Setup of run 1:
## alu_top
module alu_top (
    input             clk,
    input      [7:0]  a_in,
    input      [7:0]  b_in,
    input      [3:0]  command_in,
    input             oe,
    output reg [15:0] d_out
);
    reg [7:0] a_q, b_q;
    reg [3:0] cmd_q;
    reg       oe_q;
    wire [15:0] alu_out;
    always @(posedge clk) begin
        a_q   <= a_in;
        b_q   <= b_in;
        cmd_q <= command_in;
        oe_q  <= oe;
        d_out <= alu_out;
    end
    alu u_alu (.a_in(a_q), .b_in(b_q), .command_in(cmd_q), .oe(oe_q), .d_out(alu_out));
endmodule
Settings: LEC_CHECK=0, ABC_AREA=1, CAP_MARGIN=20, CORE_MARGIN=2, CORE_UTILIZATION=72, CTS_CLUSTER_DIAMETER=396, SETUP_SLACK_MARGIN=1.13, SLEW_MARGIN=20; clock period 10.2 ns.
run.sh (not shown) runs the stock make flow with config.mk's settings and CLKGATE_MAP_FILE=.
Run 1: aborted in 4_1_cts (tool error)
The inputs of run 2 differ from those of run 1 as listed below.
Settings: changing CORE_UTILIZATION from 72 to 40; removing CTS_CLUSTER_DIAMETER (formerly 396); removing SETUP_SLACK_MARGIN (formerly 1.13); removing ABC_AREA (formerly 1); changing the clock period (ns, I/O delays scaled along) from 10.2 to 23.5.
## What came out
NOTE average size of a mapped cell run 1->run 2 increased by more than 10%. Looking at the reports, run 2 completed the entire flow and the layout it produced met the timing, DRC and antenna checks. Run 2 vs run 1, largest combinational cell category by area: adder cells vs simple AND/OR/NAND/NOR gates. Taking run 1 as the reference, in run 2 effective utilization at floorplan down 33 points; number of distinct library cell variants in the gate-level netlist after synthesis went up 36.
The inputs of run 3 differ from those of run 2 as listed below.
Settings: swapping 40 for 68 in CORE_UTILIZATION; swapping 20 for 40 in CAP_MARGIN; putting SETUP_SLACK_MARGIN at -0.7 where nothing was set; swapping 23.5 for 22.4 in the clock period (ns, I/O delays scaled along).
Run 3 finished every stage; the final checks, however, were not passed, the failures being setup timing. Run 2 ended up with o41a_1 as its cell with the largest stage delay on the worst path; run 3 ended up with o41ai_4. Row non-clock buffer count: run 3 higher / run 2 lower. Changes observed in run 3 relative to run 2: number of placed cells counting well taps saw a decrease; final wirelength went up 150 um; total stage count of the critical path decreased by 2 relative to the old numbers; count of maximum capacitance violations has remained practically unchanged. Looking at buffer count from post-CTS setup fixing, run 3 sits 14 lower than run 2 does. Comparing run 2 and run 3, count of buffer and inverter cells on the critical path is lower on run 2.
#### Input delta (run 4 over run 3)
Settings: removing SETUP_SLACK_MARGIN (formerly -0.7); setting CTS_CLUSTER_SIZE to 21 for the first time; setting HOLD_SLACK_MARGIN to 0.3 for the first time; changing the clock period (ns, I/O delays scaled along) from 22.4 to 22.2.
==> results <==
Complete run, failing final checks: run 4, reason setup timing.
Compared with run 3, in run 4 final design utilization now larger.
Wire length the detailed router placed on met1 (lower): run 3
Run 3 reports its highest metal layer used by the detailed router as met4 while run 4 reports met5.


alu_top again, from the RTL that the note above started with.
// alu_top
module alu_top (
    input             clk,
    input      [7:0]  a_in,
    input      [7:0]  b_in,
    input      [3:0]  command_in,
    input             oe,
    output reg [15:0] d_out
);
clock: 24.0 ns
lec_check: 0
abc_area: 1
cap_margin: 25
cell_pad_in_sites_global_placement: 0
core_aspect_ratio: 1.14
core_margin: 4
core_utilization: 72
cts_cluster_diameter: 366
cts_cluster_size: 21
gpl_routability_driven: 0
gpl_timing_driven: 0
max_routing_layer: met4
min_routing_layer: met2
place_density: 0.66
slew_margin: 15
tns_end_percent: 80
The starting point ended with an error in 5_1_grt.
Next try:
==> flow/config.mk (replaced) <==
export PLATFORM = sky130hd
export DESIGN_NAME = alu_top
export DESIGN_NICKNAME = alu_top
export VERILOG_FILES = /design/flow/design.v
export SDC_FILE = /design/flow/constraint.sdc
export NUM_CORES = 4
export LEC_CHECK = 0
export ABC_AREA = 1
export CAP_MARGIN = 20
export CORE_MARGIN = 2
export CORE_UTILIZATION = 68
export SLEW_MARGIN = 20
==> flow/constraint.sdc (replaced) <==
create_clock -name core_clock -period 32.0 [get_ports {clk}]
set_input_delay 6.4000 -clock core_clock [delete_from_list [all_inputs] [get_ports {clk}]]
set_output_delay 6.4000 -clock core_clock [all_outputs]
set_load 0.01 [all_outputs]
Now the flow ran to the end with no violations. Synthesized area stays the same. Die area came out lower by 0.88%. Synthesized cell count is unchanged.
Next try:
--- a/flow/config.mk
+++ b/flow/config.mk
@@ -6,7 +6,8 @@
 export NUM_CORES = 4
 export LEC_CHECK = 0
-export ABC_AREA = 1
 export CAP_MARGIN = 20
 export CORE_MARGIN = 2
-export CORE_UTILIZATION = 68
+export CORE_UTILIZATION = 23
+export CTS_CLUSTER_DIAMETER = 320
+export SETUP_SLACK_MARGIN = 1.54
 export SLEW_MARGIN = 20
==> flow/constraint.sdc (replaced) <==
create_clock -name core_clock -period 24.0 [get_ports {clk}]
set_input_delay 4.8000 -clock core_clock [delete_from_list [all_inputs] [get_ports {clk}]]
set_output_delay 4.8000 -clock core_clock [all_outputs]
set_load 0.01 [all_outputs]
After rerunning: Cell area goes up by 16%; worst hold slack improves by 110 ps; synthesized area goes down by 2.5%; critical path depth goes down by 60; maximum frequency goes up by 23%.
Next try:
==> flow/config.mk (replaced) <==
export PLATFORM = sky130hd
export DESIGN_NAME = alu_top
export DESIGN_NICKNAME = alu_top
export VERILOG_FILES = /design/flow/design.v
export SDC_FILE = /design/flow/constraint.sdc
export NUM_CORES = 4
export LEC_CHECK = 0
export ABC_AREA = 1
export CAP_MARGIN = 25
export CELL_PAD_IN_SITES_GLOBAL_PLACEMENT = 0
export CORE_ASPECT_RATIO = 1.48
export CORE_MARGIN = 4
export CORE_UTILIZATION = 72
export CTS_CLUSTER_SIZE = 21
export GPL_ROUTABILITY_DRIVEN = 0
export GPL_TIMING_DRIVEN = 0
export MAX_ROUTING_LAYER = met4
export PLACE_DENSITY = 0.66
export SLEW_MARGIN = 15
export TNS_END_PERCENT = 80
Outcome: Now the flow aborted during 5_1_grt; die area goes down by well over a third; area after synthesis goes up by a few percent; synthesized cell count goes up by about a fifth.
Next try:
==> flow/config.mk (replaced) <==
export PLATFORM = sky130hd
export DESIGN_NAME = alu_top
export DESIGN_NICKNAME = alu_top
export VERILOG_FILES = /design/flow/design.v
export SDC_FILE = /design/flow/constraint.sdc
export NUM_CORES = 4
export LEC_CHECK = 0
export CAP_MARGIN = 20
export CORE_MARGIN = 2
export CORE_UTILIZATION = 40
export SLEW_MARGIN = 20
After rerunning: The changed run passed the timing, DRC and antenna checks. Synthesized cell count goes down by 18%. Synthesized area goes down by 2.5%. Die size goes up by 62%.


JK:
alu_top again, from the RTL that the note above started with.
clock: 9.95 ns
lec_check: 0
abc_area: 1
cap_margin: 20
core_margin: 2
core_utilization: 72
cts_cluster_diameter: 396
cts_cluster_size: 93
setup_slack_margin: 3.01
slew_margin: 20
tns_end_percent: 5
JK failed in detailed placement (3_5_place_dp) with DPL-0033.
For MS, these inputs were changed with respect to JK:
- clearing CTS_CLUSTER_SIZE, which used to be 93
- swapping 20 for 0 in CAP_MARGIN
- swapping 72 for 68 in CORE_UTILIZATION
- clearing CTS_CLUSTER_DIAMETER, which used to be 396
- clearing ABC_AREA, which used to be 1
- clearing TNS_END_PERCENT, which used to be 5
- clearing SETUP_SLACK_MARGIN, which used to be 3.01
- putting CORE_ASPECT_RATIO at 0.5 where nothing was set
- swapping 9.95 for 22.2 in the clock period (ns, I/O delays scaled along)
Notes after the runs:
For MS, the flow was terminated by a tool error in global routing (5_1_grt) and produced no final design.
Changes observed in MS relative to JK: synthesized cell count decreased by 18% relative to the old numbers; synthesized area dropped 2.5%; area fraction in full adders, half adders and majority gates went up 0.82 points; core area has increased; die size increased by about 3.6% relative to the old numbers.
What AL does differently from MS at the input level:
- SETUP_SLACK_MARGIN: unset -> 2.29
- CAP_MARGIN: 0 -> 20
- CORE_ASPECT_RATIO: 0.5 -> unset
- CORE_UTILIZATION: 68 -> 58
- the clock period (ns, I/O delays scaled along): 22.2 -> 13.1
--- outcome ---
Although AL finished all stages, its layout failed final checks on max-capacitance violations, max-slew violations, negative setup slack.
Side by side, pre-CTS worst setup slack turned out lower in AL than in MS.
Max placed instance count across AL and MS: AL
[compare] base=MS new=AL: die span in x has decreased; placeable core area went up by about 16%; instance tally after logic synthesis was more or less identical.
Area of the chip (MS / AL): 0.860
On number of synthesized register bits, MS tracks AL almost exactly.
Changes in TR relative to AL:
- CORE_UTILIZATION now 25, was 58
- SETUP_SLACK_MARGIN no longer set, was 2.29
- the clock period (ns, I/O delays scaled along) now 23.5, was 13.1
Notes after the runs:
- Lower HPWL after detailed placement goes to TR over AL.
- In the metrics for TR and AL, the one carrying the higher met1 global-route usage is AL.
- When TR is set beside AL, its die area turns out to be 130% larger.
- Met3 routing resource usage after global routing: TR and AL compared, lower one is TR
- Lower count of plain and timing-repair buffers in the layout goes to TR over AL.
- In TR, the buffer count from post-CTS setup fixing came out 92 below the value in AL.
- TR closes out successfully: all stages finished, all timing, DRC and antenna checks passed.
- Changes observed in TR relative to AL: count of standard-cell rows now sits higher; clock skew now sits higher.
- On clock buffer instance count of the final layout, the higher figure sits with AL, not TR.
- Diff TR and AL: total wirelength of the detailed-routed design lower in TR


v52:
alu_top again, from the RTL that the note above started with.
Design alu_top, start of the top module:
module alu_top (
    input             clk,
    input      [7:0]  a_in,
    input      [7:0]  b_in,
    input      [3:0]  command_in,
    input             oe,
    output reg [15:0] d_out
);
export LEC_CHECK = 0
export ABC_AREA = 0
export CAP_MARGIN = 0
export CORE_ASPECT_RATIO = 0.87
export CORE_MARGIN = 2
export CORE_UTILIZATION = 55
export CTS_CLUSTER_DIAMETER = 137
export CTS_CLUSTER_SIZE = 82
export GPL_ROUTABILITY_DRIVEN = 0
export GPL_TIMING_DRIVEN = 0
export HOLD_SLACK_MARGIN = 0.07
export MAX_ROUTING_LAYER = met4
export SETUP_SLACK_MARGIN = 2.69
export SLEW_MARGIN = 40
export TNS_END_PERCENT = 80
create_clock -name core_clock -period 16.9 [get_ports {clk}]
Finished, but not clean: v52, with setup timing.
Inputs modified between v52 and v47:
Settings: a deleted CTS_CLUSTER_SIZE that had been 82; a deleted HOLD_SLACK_MARGIN that had been 0.07; a deleted GPL_ROUTABILITY_DRIVEN that had been 0; a change of CAP_MARGIN from 0 to 15; a deleted GPL_TIMING_DRIVEN that had been 0; a change of CORE_UTILIZATION from 55 to 33; a deleted MAX_ROUTING_LAYER that had been met4; a deleted TNS_END_PERCENT that had been 80.
Findings:
Completing all stages was not enough for v47: its layout failed the final checks because of setup timing.
v52 → v47: area of the multi-input gates -71 um2; design area moved up; largest stage delay on the critical path saw little to no change.
v47 -> v52: aggregate global routing overflow delta 0, exact match
Taking v52 as the reference, in v47 share of the clock period used by the worst path after layout fell 8.8 points.
--- input diff v47..v13 ---
Settings: swapping 33 for 65 in CORE_UTILIZATION; swapping 137 for 354 in CTS_CLUSTER_DIAMETER; swapping 0 for 1 in ABC_AREA; swapping 16.9 for 24.6 in the clock period (ns, I/O delays scaled along).
--- outcome ---
- In v13 the implementation ran to completion but is not tape-out ready, as the final checks report setup timing.
- Higher instance count on the critical path among v47 and v13: v13
- Design area is lower on v13
- Synthesized chip area reported by yosys was lower in the run labelled v47.
- v13 vs. v47: area after synthesis saw an increase, cell count went down by 122, worst-path maximum fanout has decreased, placed wire-length estimate after detailed placement lower.
For v32, these inputs were changed with respect to v13:
Settings: changing CORE_UTILIZATION from 65 to 33; changing SETUP_SLACK_MARGIN from 2.69 to -1.59; changing CTS_CLUSTER_DIAMETER from 354 to 137; changing the clock period (ns, I/O delays scaled along) from 24.6 to 16.9.
[summary]
Not one of v13 and v32 finished clean.
Nothing crashed in v13 and all stages finished; the problem is that the final layout failed, the offending checks being setup timing.
In the tables for v13 and v32, largest stage delay on the critical path reads lower with v32.
Core area is higher on v32
v32 against v13; final net count is up by more than 10%.
Routed length on met1 for v32: 14% up relative to v13
On amount of wire on met3 after detailed routing, the lower figure sits with v32, not v13.
Between v32 and v13, it is v32 whose hold slack is lower, by 0.014 ns.


south:
The RTL this note starts from:
==> flow/design.v <==
module alu_top (
    input             clk,
    input      [7:0]  a_in,
    input      [7:0]  b_in,
    input      [3:0]  command_in,
    input             oe,
    output reg [15:0] d_out
);
    reg [7:0] a_q, b_q;
    reg [3:0] cmd_q;
    reg       oe_q;
    wire [15:0] alu_out;
    always @(posedge clk) begin
        a_q   <= a_in;
        b_q   <= b_in;
        cmd_q <= command_in;
        oe_q  <= oe;
        d_out <= alu_out;
    end
    alu u_alu (.a_in(a_q), .b_in(b_q), .command_in(cmd_q), .oe(oe_q), .d_out(alu_out));
endmodule

module alu ( input [7:0]a_in,b_in,input [3:0]command_in,input oe,output [15:0]d_out);
	parameter 	ADD = 4'b0000,
				INC = 4'b0001,
				SUB =  4'b0010,
				DEC = 4'b0011,
				MUL = 4'b0100,
				DIV = 4'b0101,
				SHL = 4'b0110,
				SHR = 4'b0111,
				AND = 4'b1000,
				OR = 4'b1001,
				INV = 4'b1010,
				NAND = 4'b1011,
				NOR = 4'b1100,
				XOR = 4'b1101,
				XNOR = 4'b1110,
				BUF = 4'b1111;
	reg [15:0] out;
	always@(command_in,a_in,b_in)
		begin
			case(command_in)
				ADD : out = a_in+b_in;
				INC : out = a_in+1'b1;
				SUB : out = a_in-b_in;
				DEC : out = a_in-1'b1;
				MUL : out = a_in*b_in;
				DIV : out = (b_in == 8'd0) ? 16'hFFFF : a_in/b_in;
				SHL : out = a_in<<1;
				SHR : out = a_in>>1;
				AND : out = a_in&&b_in;
				OR : out = a_in||b_in;
				INV : out = !(a_in);
				NAND : out = ~(a_in&b_in);
				NOR : out = ~(a_in|b_in);
				XOR : out = a_in^b_in;
				XNOR : out = a_in~^b_in;
				BUF : out = a_in;
			endcase
		end
	assign d_out = (oe) ? out : 16'h0000;
endmodule  
clock: 20.4 ns
lec_check: 0
abc_area: 1
cap_margin: 5
core_aspect_ratio: 0.87
core_margin: 2
core_utilization: 70
cts_cluster_diameter: 354
setup_slack_margin: -1.96
slew_margin: 40
tns_end_percent: 10
south did not finish: a tool error stopped it during 4_1_cts.
## Diff of input files: east against south
Settings: SETUP_SLACK_MARGIN: -1.96 -> 2.69; HOLD_SLACK_MARGIN: unset -> 0.29; CORE_UTILIZATION: 70 -> 68; TNS_END_PERCENT: 10 -> 5; CAP_MARGIN: 5 -> 15; the clock period (ns, I/O delays scaled along): 20.4 -> 24.6.
[summary]
- east: it failed during 5_1_grt, and the tool reported GRT-0232.
- Status: synthesized cell count parity (east, south)
- east ends up with higher post-placement setup slack than south does.
- Share of the synthesized netlist area taken by xor and xnor gates: east vs south identical
- Compared with south, east shows total cell area at the placement stage lower by 16%.
- HPWL reported at the end of detailed placement | east below south
- Delta (east minus south): horizontal extent of the die has increased, placeable core area has increased.
- east ended with more die area than south.
- Final weighted congestion of routability-driven global placement: east lower than south
- east vs south, floorplan utilization went down by 1.2 points.


## job 6792
// alu_top: RTL as listed in full above, without the edits since
clock: 24.0 ns
lec_check: 0
abc_area: 1
cap_margin: 0
core_margin: 2
core_utilization: 70
cts_cluster_diameter: 102
cts_cluster_size: 11
setup_slack_margin: 0.1
slew_margin: 20
STATUS run=job 6792 STAGES=ALL_DONE FINAL_CHECKS=FAILED CAUSE=negative setup slack
The inputs of job 428 differ from those of job 6792 as listed below.
Settings: swapping 102 for 307 in CTS_CLUSTER_DIAMETER; swapping 70 for 40 in CORE_UTILIZATION; clearing ABC_AREA, which used to be 1; swapping 0 for 20 in CAP_MARGIN; swapping 11 for 47 in CTS_CLUSTER_SIZE; swapping 0.1 for -2.0 in SETUP_SLACK_MARGIN; putting CELL_PAD_IN_SITES_GLOBAL_PLACEMENT at 3 where nothing was set; putting CORE_ASPECT_RATIO at 1.73 where nothing was set; swapping 20 for 0 in SLEW_MARGIN; putting PLACE_DENSITY at 0.38 where nothing was set; putting TNS_END_PERCENT at 10 where nothing was set.
### Flow results
- Job 428 finished all stages; however, its layout fails the closing checks, the failures being negative setup slack.
- The overall die width reported for job 428 is smaller than that of job 6792 by 0.81 microns.
- Job 428 vs job 6792: count of plain and timing-repair buffers down by more than 10%
- Met1 track demand over resource: job 428 vs job 6792 down 20 points
- As far as hold violation count in the final report goes, job 428 and job 6792 are indistinguishable; the numbers are identical.
- In job 428 the area of the core turned out 10000 sq um higher than in job 6792.
- From job 6792 to job 428 the numbers moved as follows: final instance area decreased by about 7% relative to the old numbers.
- Number of antenna violations at the first check in global routing is lower on job 6792
- On count of different cell masters after synthesis, the lower figure sits with job 6792, not job 428.
#### Input delta (job 7166 over job 428)
Settings: ABC_AREA newly set to 1; CORE_UTILIZATION changed from 40 to 72; CORE_ASPECT_RATIO changed from 1.73 to 1.48; CORE_MARGIN changed from 2 to 4; TNS_END_PERCENT removed (was 10); CTS_CLUSTER_DIAMETER removed (was 307); PLACE_DENSITY changed from 0.38 to 0.66; SETUP_SLACK_MARGIN removed (was -2.0); SLEW_MARGIN changed from 0 to 15; CTS_CLUSTER_SIZE removed (was 47).
==> comparison <==
- On full die area, the lower figure sits with job 7166, not job 428.
- Fraction of synthesized cell area in xor and xnor cells delta for job 7166 relative to job 428: 0.58 points lower
- Relative to job 428, core utilization before placement increased by 34 points in job 7166.
- Compared job 7166 vs job 428, and cell count after synthesis is up in job 7166.
- [flow] job 428 | stages: complete | final checks: fail | reason: negative setup slack
- What ended job 7166 was a tool error in global placement without I/O (3_1_place_gp_skip_io); the run never finished.
